==> v1 <==
==> flow/design.v (excerpt) <==
module pipeline(
  clk,
  resetn,
  o_instr_req_addr,
  o_instr_req_en,
  i_instr_res_data,
  o_mem_req_addr,
  o_mem_req_wr_data,
  o_mem_req_wr_en,
  o_mem_req_count,
  i_mem_res_rd_data,
  i_mem_res_code
);
  input clk;
  input resetn;
  output [32 - 1:0] o_instr_req_addr;
  output o_instr_req_en;
  input [32 - 1:0] i_instr_res_data;
  output [32 - 1:0] o_mem_req_addr;
  output [32 - 1:0] o_mem_req_wr_data;
  output o_mem_req_wr_en;
  output [(2) - 1:0] o_mem_req_count;
  input [32 - 1:0] i_mem_res_rd_data;
  input [(3) - 1:0] i_mem_res_code;
  wire fe_clr;
  wire fe_stall;
  wire fe_branch;
  wire [32 - 1:0] fe_branch_addr;
  wire [32 - 1:0] fe_pc;
  wire id_clr;
  wire id_stall;
  wire [32 - 1:0] id_pc;
  wire [32 - 1:0] id_instr;
  wire [(4) - 1:0] id_alu_op;
  wire [32 - 1:0] id_alu_data_a;
  wire [32 - 1:0] id_alu_data_b;
  wire [32 - 1:0] id_imm;
  wire [(4) - 1:0] id_mem_op;
  wire [(2) - 1:0] id_dest_src;
  wire [$clog2(32) - 1:0] id_dest_reg;
  wire id_branch_op;
  wire id_mem_hazard;
  wire ex_clr;
  wire ex_stall;
  wire [32 - 1:0] ex_pc;
  wire [32 - 1:0] ex_instr;
  wire [32 - 1:0] ex_alu_eval;
  wire [(2) - 1:0] ex_dest_src;
  wire [$clog2(32) - 1:0] ex_dest_reg;
  wire [(4) - 1:0] ex_mem_op;
  wire me_clr;
  wire me_stall;
  wire [32 - 1:0] me_pc;
  wire [32 - 1:0] me_instr;
  wire [(2) - 1:0] me_dest_src;
  wire [$clog2(32) - 1:0] me_dest_reg;
  wire [32 - 1:0] me_dest_data;
  wire wb_clr;
  wire wb_stall;
  wire wb_dest_en;
  wire [$clog2(32) - 1:0] wb_dest_reg;
  wire [32 - 1:0] wb_dest_data;
  assign fe_clr = ~resetn;
  assign id_clr = ~resetn | fe_branch;
  assign ex_clr = ~resetn | fe_branch;
  assign me_clr = ~resetn;
  assign wb_clr = ~resetn;
  assign fe_stall = id_mem_hazard;
  assign id_stall = id_mem_hazard;
  ...
Settings: LEC_CHECK=0, ABC_AREA=0, CAP_MARGIN=5, CELL_PAD_IN_SITES_GLOBAL_PLACEMENT=1, CORE_MARGIN=2, CORE_UTILIZATION=65, CTS_CLUSTER_SIZE=52, HOLD_SLACK_MARGIN=-0.1, SETUP_SLACK_MARGIN=1.0, SLEW_MARGIN=30; clock period 5.78 ns.
run.sh (not shown) runs the stock make flow with config.mk's settings and CLKGATE_MAP_FILE=.
==> inputs of v10, as changes to v1 <==
- ABC_AREA: 0 -> default
- CAP_MARGIN: 5 -> 20
- CORE_ASPECT_RATIO: default -> 1.07
- CORE_UTILIZATION: 65 -> 26
- CTS_CLUSTER_SIZE: 52 -> 12
- HOLD_SLACK_MARGIN: -0.1 -> default
- MAX_ROUTING_LAYER: default -> met5
- PLACE_DENSITY: default -> 0.54
- SETUP_SLACK_MARGIN: 1.0 -> 0.37
- SLEW_MARGIN: 30 -> 15
==> flow/constraint.sdc (replaced) <==
create_clock -name core_clock -period 6.76 [get_ports {clk}]
set_input_delay 1.3520 -clock core_clock [delete_from_list [all_inputs] [get_ports {clk}]]
set_output_delay 1.3520 -clock core_clock [all_outputs]
set_load 0.01 [all_outputs]
==> results.tsv <==
metric	value	unit
finalInstanceArea	100300	sq um
fin_util	0.3130	
finalSetupViolCount	31	
clk_latency	870	ps
fin_crit_sh	1.044	
warnings	101	
fin_ws	-299.1	ps
fp_util	0.2611	
die_h	590.8	um
r2r_slack	230	ps
outcome	complete, but fails checks	
so.violations	setup timing	
[end of results for v10]
==> results.tsv <==
metric	value	unit
outcome	complete, but fails checks	
so.violations	setup timing	
nClkBuffers	201	
fin_util	0.7853	
fin_ws	-862.1	ps
buf_share	0.09181	
r2r_slack	-650	ps
clk_latency	820	ps
die_h	362.8	um
finalSetupViolCount	46	
finalInstanceArea	100300	sq um
fp_util	0.6553	
ys_sh_xor	0.01319	
p_clk_frac	0.382	
[end of results for v1]

========
==> run P: inputs <==
pipeline again, from the RTL that the note above started with.
==> flow/design.v (excerpt) <==
module pipeline(
  clk,
  resetn,
  o_instr_req_addr,
  o_instr_req_en,
  i_instr_res_data,
  o_mem_req_addr,
  o_mem_req_wr_data,
  o_mem_req_wr_en,
  o_mem_req_count,
  i_mem_res_rd_data,
  i_mem_res_code
);
==> flow/config.mk <==
export PLATFORM = sky130hd
export DESIGN_NAME = pipeline
export DESIGN_NICKNAME = pipeline
export VERILOG_FILES = /design/flow/design.v
export SDC_FILE = /design/flow/constraint.sdc
export NUM_CORES = 4
export LEC_CHECK = 0
export ABC_AREA = 0
export CAP_MARGIN = 5
export CELL_PAD_IN_SITES_DETAIL_PLACEMENT = 2
export CELL_PAD_IN_SITES_GLOBAL_PLACEMENT = 1
export CORE_ASPECT_RATIO = 0.6
export CORE_MARGIN = 10
export CORE_UTILIZATION = 49
export CTS_CLUSTER_SIZE = 19
export HOLD_SLACK_MARGIN = -0.1
export MAX_ROUTING_LAYER = met4
export PLACE_DENSITY_LB_ADDON = 0.21
export SETUP_SLACK_MARGIN = 1.0
export SLEW_MARGIN = 30
==> flow/constraint.sdc <==
create_clock -name core_clock -period 11.5 [get_ports {clk}]
set_input_delay 2.3000 -clock core_clock [delete_from_list [all_inputs] [get_ports {clk}]]
set_output_delay 2.3000 -clock core_clock [all_outputs]
set_load 0.01 [all_outputs]
==> run G (differences from run P) <==
==> flow/config.mk (replaced) <==
export PLATFORM = sky130hd
export DESIGN_NAME = pipeline
export DESIGN_NICKNAME = pipeline
export VERILOG_FILES = /design/flow/design.v
export SDC_FILE = /design/flow/constraint.sdc
export NUM_CORES = 4
export LEC_CHECK = 0
export CAP_MARGIN = 20
export CORE_MARGIN = 2
export CORE_UTILIZATION = 40
export SLEW_MARGIN = 20
==> flow/constraint.sdc (replaced) <==
create_clock -name core_clock -period 17.3 [get_ports {clk}]
set_input_delay 3.4600 -clock core_clock [delete_from_list [all_inputs] [get_ports {clk}]]
set_output_delay 3.4600 -clock core_clock [all_outputs]
set_load 0.01 [all_outputs]
==> run Z (differences from run P) <==
==> flow/config.mk (replaced) <==
export PLATFORM = sky130hd
export DESIGN_NAME = pipeline
export DESIGN_NICKNAME = pipeline
export VERILOG_FILES = /design/flow/design.v
export SDC_FILE = /design/flow/constraint.sdc
export NUM_CORES = 4
export LEC_CHECK = 0
export CAP_MARGIN = 20
export CORE_MARGIN = 2
export CORE_UTILIZATION = 70
export CTS_CLUSTER_SIZE = 47
export HOLD_SLACK_MARGIN = 0.29
export PLACE_DENSITY_LB_ADDON = 0.0
export SETUP_SLACK_MARGIN = 0.77
export SLEW_MARGIN = 20
export TNS_END_PERCENT = 5
==> flow/constraint.sdc (replaced) <==
create_clock -name core_clock -period 5.46 [get_ports {clk}]
set_input_delay 1.0920 -clock core_clock [delete_from_list [all_inputs] [get_ports {clk}]]
set_output_delay 1.0920 -clock core_clock [all_outputs]
set_load 0.01 [all_outputs]
==> impl_metrics.csv <==
group,metric,value,unit
place,dp_hpwl,292000,um
status,failing_step,"5_1_grt",
floorplanning,die_h,340,um
cts,post_cts_buffers,4,
place,place_ws,1610,ps
place,dp_cells,10458,
status,status,"did not finish",
The numbers above come from run P.

==> impl_metrics.csv <==
group,metric,value,unit
floorplanning,die_h,461,um
place,dp_hpwl,206000,um
layout,seq_area_share,43.2,%
global_routing,use_met3,6.21,%
power_and_ir_drop,power,8.70,mW
synth,synthCells,8542,
global_routing,overflow,0,
place,dp_cells,10981,
final_timing,skew,51.6,ps
layout,syn_to_final_growth,12.0,%
status,status,"complete, no violations",
place,place_ws,6310,ps
cts,post_cts_buffers,0,
worst_setup_path,worst-path-stages,16,
The numbers above come from run G.

==> impl_metrics.csv <==
group,metric,value,unit
status,so_faults,"negative setup slack",
status,status,"finished with violations",
final_timing,fin_ws,-1060,ps
place,dp_cells,10259,
floorplanning,die_h,350,um
place,dp_hpwl,211000,um
route,drtAntennaViolNets,0,
final_timing,setup_viol,51,
The numbers above come from run Z.


========
==> 02-22: inputs <==
pipeline again, from the RTL that the note above started with.
Settings: LEC_CHECK=0, CAP_MARGIN=20, CORE_MARGIN=2, CORE_UTILIZATION=65, CTS_CLUSTER_SIZE=41, SETUP_SLACK_MARGIN=-0.39, SLEW_MARGIN=20; clock period 5.56 ns.
==> 10-21: changes against 02-22 <==
CELL_PAD_IN_SITES_GLOBAL_PLACEMENT = 2   (was unset)
CORE_UTILIZATION = 40   (was 65)
CTS_CLUSTER_SIZE = 34   (was 41)
PLACE_DENSITY_LB_ADDON = 0.07   (was unset)
SETUP_SLACK_MARGIN = unset   (was -0.39)
==> flow/constraint.sdc (replaced) <==
create_clock -name core_clock -period 10.5 [get_ports {clk}]
set_input_delay 2.1000 -clock core_clock [delete_from_list [all_inputs] [get_ports {clk}]]
set_output_delay 2.1000 -clock core_clock [all_outputs]
set_load 0.01 [all_outputs]
==> qor summary <==
quantity	10-21	02-22
Status	complete, no violations	finished with violations
Violated checks	-	negative setup slack
Antenna violations before repair	10	17
Final Instance Area	94200 µm²	98200 µm²
Overall die area	213000 µm²	132000 µm²
Min Hold Slack	0.457 ns	0.459 ns
Via Count	67.0k	75.7k
Crit path max fanout	23	6
Clock group share of total power	41.4%	38.1%
First-pass GRT wire length	486000 µm	469000 µm
Sequential share of power	44.7%	44.8%
GPL Wtd Cong	0.935	1.06
Period Utilization, post-route	93.3%	118%
Inserted Clock Buffers	174	156
Power is estimated from default activity; no workload was simulated.
